==> flow/design.v <==
module sort_reg #(parameter DATA_WIDTH =8)(
    input logic clk,
    input logic rst,
    input logic clr,
    input logic GT_in,
    input logic [DATA_WIDTH-1:0] data_in,
    input logic [DATA_WIDTH-1:0] prev_data,
    input logic data_rdy,
    output logic [DATA_WIDTH-1:0] data_out,
    output logic GT
);
logic [DATA_WIDTH-1:0] data_out_d;
logic [DATA_WIDTH-1:0] data_out_q;
assign GT = (data_in >data_out_q);
assign data_out = data_out_q;
always_ff@(posedge clk or posedge rst)begin
    if(rst)begin
        data_out_q <= 'b0;
    end else if(clr) begin
        data_out_q <= 'b0;
    end else begin
        data_out_q <= data_out_d;
    end
end
always_comb begin
    if(data_rdy) begin
        if(GT && GT_in)begin
            data_out_d = prev_data;
        end else if(GT && !GT_in) begin
            data_out_d = data_in;
        end else begin
            data_out_d = data_out_q;
        end
    end else begin
        data_out_d = data_out_q;
    end
end
endmodule
module median_calc #(parameter POPSIZE = 100,DATA_WIDTH = 8)(
    input logic clk,
    input logic rst,
    input logic [DATA_WIDTH-1:0] data_in,
    input logic data_rdy,
    output [DATA_WIDTH-1:0] median,
    output data_vld
);
logic [DATA_WIDTH-1:0] data_out_array[POPSIZE:0];
logic GT_array[POPSIZE:0];
logic [$clog2(POPSIZE):0] counter_d;
logic [$clog2(POPSIZE):0] counter_q;
logic [DATA_WIDTH-1:0] median_d;
logic [DATA_WIDTH-1:0] median_q;
logic data_vld_q;
logic data_vld_d;
logic reg_rst;
logic [DATA_WIDTH-1:0] data_in_d;
logic [DATA_WIDTH-1:0] data_in_q;
logic data_rdy_d;
logic data_rdy_q;
logic reg_rst_d;
logic reg_rst_q;
assign reg_rst = reg_rst_q;
assign data_rdy_d = data_rdy;
assign data_in_d = data_in;
assign GT_array[POPSIZE] = 0;
assign data_vld = data_vld_q;
assign median = median_q;
genvar i;
generate
  for (i = 0; i < POPSIZE; i++) begin : instance_gen
    if (i == 0) begin
      sort_reg #(
        .DATA_WIDTH(DATA_WIDTH)
      ) instance_0 (
        .clk(clk),
        .rst(rst),
        .clr(reg_rst),
        .GT_in(1'b0),
        .data_in(data_in),
        .prev_data('b0),
        .data_out(data_out_array[0]),
        .GT(GT_array[0]),
        .data_rdy(data_rdy)
      );
    end else begin
      sort_reg #(
        .DATA_WIDTH(DATA_WIDTH)
      ) instance_i (
        .clk(clk),
        .rst(rst),
        .clr(reg_rst),
        .GT_in(GT_array[i-1]),  
        .data_in(data_in),
        .prev_data(data_out_array[i-1]),  
        .data_out(data_out_array[i]),
        .GT(GT_array[i]),
        .data_rdy(data_rdy)
      );
    end
  end
endgenerate
always_ff@(posedge clk or posedge rst)begin
    if(rst)begin
        counter_q <= 'b0;
        median_q <= 'b0;
        data_vld_q <= 'b0;
        data_in_q <= 'b0;
        data_rdy_q <='b0;
        reg_rst_q <= 'b0;
    end else begin
        data_in_q <=data_in_d;
        data_rdy_q <=data_rdy_d;
        counter_q <= counter_d;
        median_q <= median_d;
        data_vld_q <= data_vld_d;
        reg_rst_q <= reg_rst_d;
    end
end
always_comb begin
    reg_rst_d = 'b0;
        data_vld_d = 'b0;
        counter_d = counter_q;
        median_d = median_q;
        if (counter_q == POPSIZE) begin
            median_d = (POPSIZE % 2 == 0) ? data_out_array[POPSIZE/2 - 1] : data_out_array[POPSIZE/2];
            reg_rst_d = 'b1;
            data_vld_d = 'b1;
            counter_d = 'b0;
        end else if(counter_q == 0) begin
            reg_rst_d ='b0;
        end
        if (data_rdy) begin
            counter_d = counter_q + 1;
        end
    end
endmodule
export LEC_CHECK = 0
export ABC_AREA = 1
export CAP_MARGIN = 15
export CELL_PAD_IN_SITES_DETAIL_PLACEMENT = 0
export CELL_PAD_IN_SITES_GLOBAL_PLACEMENT = 2
export CORE_ASPECT_RATIO = 0.8
export CORE_MARGIN = 7
export CORE_UTILIZATION = 20
export CTS_CLUSTER_DIAMETER = 210
export GPL_ROUTABILITY_DRIVEN = 1
export GPL_TIMING_DRIVEN = 1
export MAX_ROUTING_LAYER = met5
export PLACE_DENSITY_LB_ADDON = 0.13
export SLEW_MARGIN = 20
export TNS_END_PERCENT = 65
create_clock -name core_clock -period 4.53 [get_ports {clk}]
run.sh (not shown) runs the stock make flow with config.mk's settings and CLKGATE_MAP_FILE=.
Edit:
Settings changed: ABC_AREA 1 to default, CAP_MARGIN 15 to 20, CELL_PAD_IN_SITES_DETAIL_PLACEMENT 0 to default, CELL_PAD_IN_SITES_GLOBAL_PLACEMENT 2 to default, CORE_ASPECT_RATIO 0.8 to default, CORE_MARGIN 7 to 2, CORE_UTILIZATION 20 to 40, CTS_CLUSTER_DIAMETER 210 to default, GPL_ROUTABILITY_DRIVEN 1 to default, GPL_TIMING_DRIVEN 1 to default, MAX_ROUTING_LAYER met5 to default, PLACE_DENSITY from default to 0.6, PLACE_DENSITY_LB_ADDON 0.13 to default, TNS_END_PERCENT 65 to default.
Clock period 4.53 ns to 2.86 ns, I/O delays scaled along.
Cell area decreases by a few percent.
Combinational power rose by a quarter to a third.
Cell count goes down by well over a third.
Die size is lower by well over a third.
Sequential power climbs by well over a third.
Setup slack degrades by 1.1 ns.
Edit:
Settings changed: CORE_UTILIZATION 40 to 68, CTS_CLUSTER_DIAMETER from default to 139, MAX_ROUTING_LAYER from default to met4.
Clock period 2.86 ns to 3.29 ns, I/O delays scaled along.
Effect: Clock skew went down by 0.0079 ns; worst hold slack gets better by 0.18 ns; cell area fell by a few percent; synthesized area does not change; sequential share of layout area goes up by 2.0 points; setup slack is better by 0.16 ns; clock power shrinks by about a fifth; total power shrinks by about a fifth.
Edit:
Settings changed: ABC_AREA from default to 1, CORE_ASPECT_RATIO from default to 0.92, CORE_UTILIZATION 68 to 72, CTS_CLUSTER_DIAMETER 139 to default, MAX_ROUTING_LAYER met4 to default.
Clock period 3.29 ns to 1.95 ns, I/O delays scaled along.
The new run finished but failed the layout checks on negative setup slack.
Die size rose by a few percent.
Power came out higher by well over a third.
Final cell count is higher by well over a third.
Final area increases by a quarter to a third.
Synthesized cell count came out higher by well over a third.
Synthesized area rose by a little under a tenth.
Sequential cell count does not change.
Clock power grows by well over a third.
Core utilization came out higher by 15 points.
Edit:
Settings changed: ABC_AREA 1 to default, CORE_ASPECT_RATIO 0.92 to default, CORE_UTILIZATION 72 to 40.
Clock period 1.95 ns to 3.5 ns, I/O delays scaled along.
The new run finished with timing, DRC and antenna clean.
Final area drops by about a fifth.
Wire length went down by a quarter to a third.
Area after synthesis went down by a little under a tenth.
Non-clock buffer count is lower by 352.
Utilization went down by 45 points.
Worst hold slack is better by 0.25 ns.
Via count falls by a quarter to a third.
Edit:
Settings changed: CORE_UTILIZATION 40 to 68, PLACE_DENSITY 0.6 to default, SETUP_SLACK_MARGIN from default to 0.75.
Clock period 3.5 ns to 2.59 ns, I/O delays scaled along.
Outcome: With this change the flow died in global routing (5_1_grt) (ODB-0269). Die size is lower by 41%. Area after synthesis is unchanged. Synthesized cell count does not change.
Power figures rest on the tool's default switching activity, not on a simulated workload.
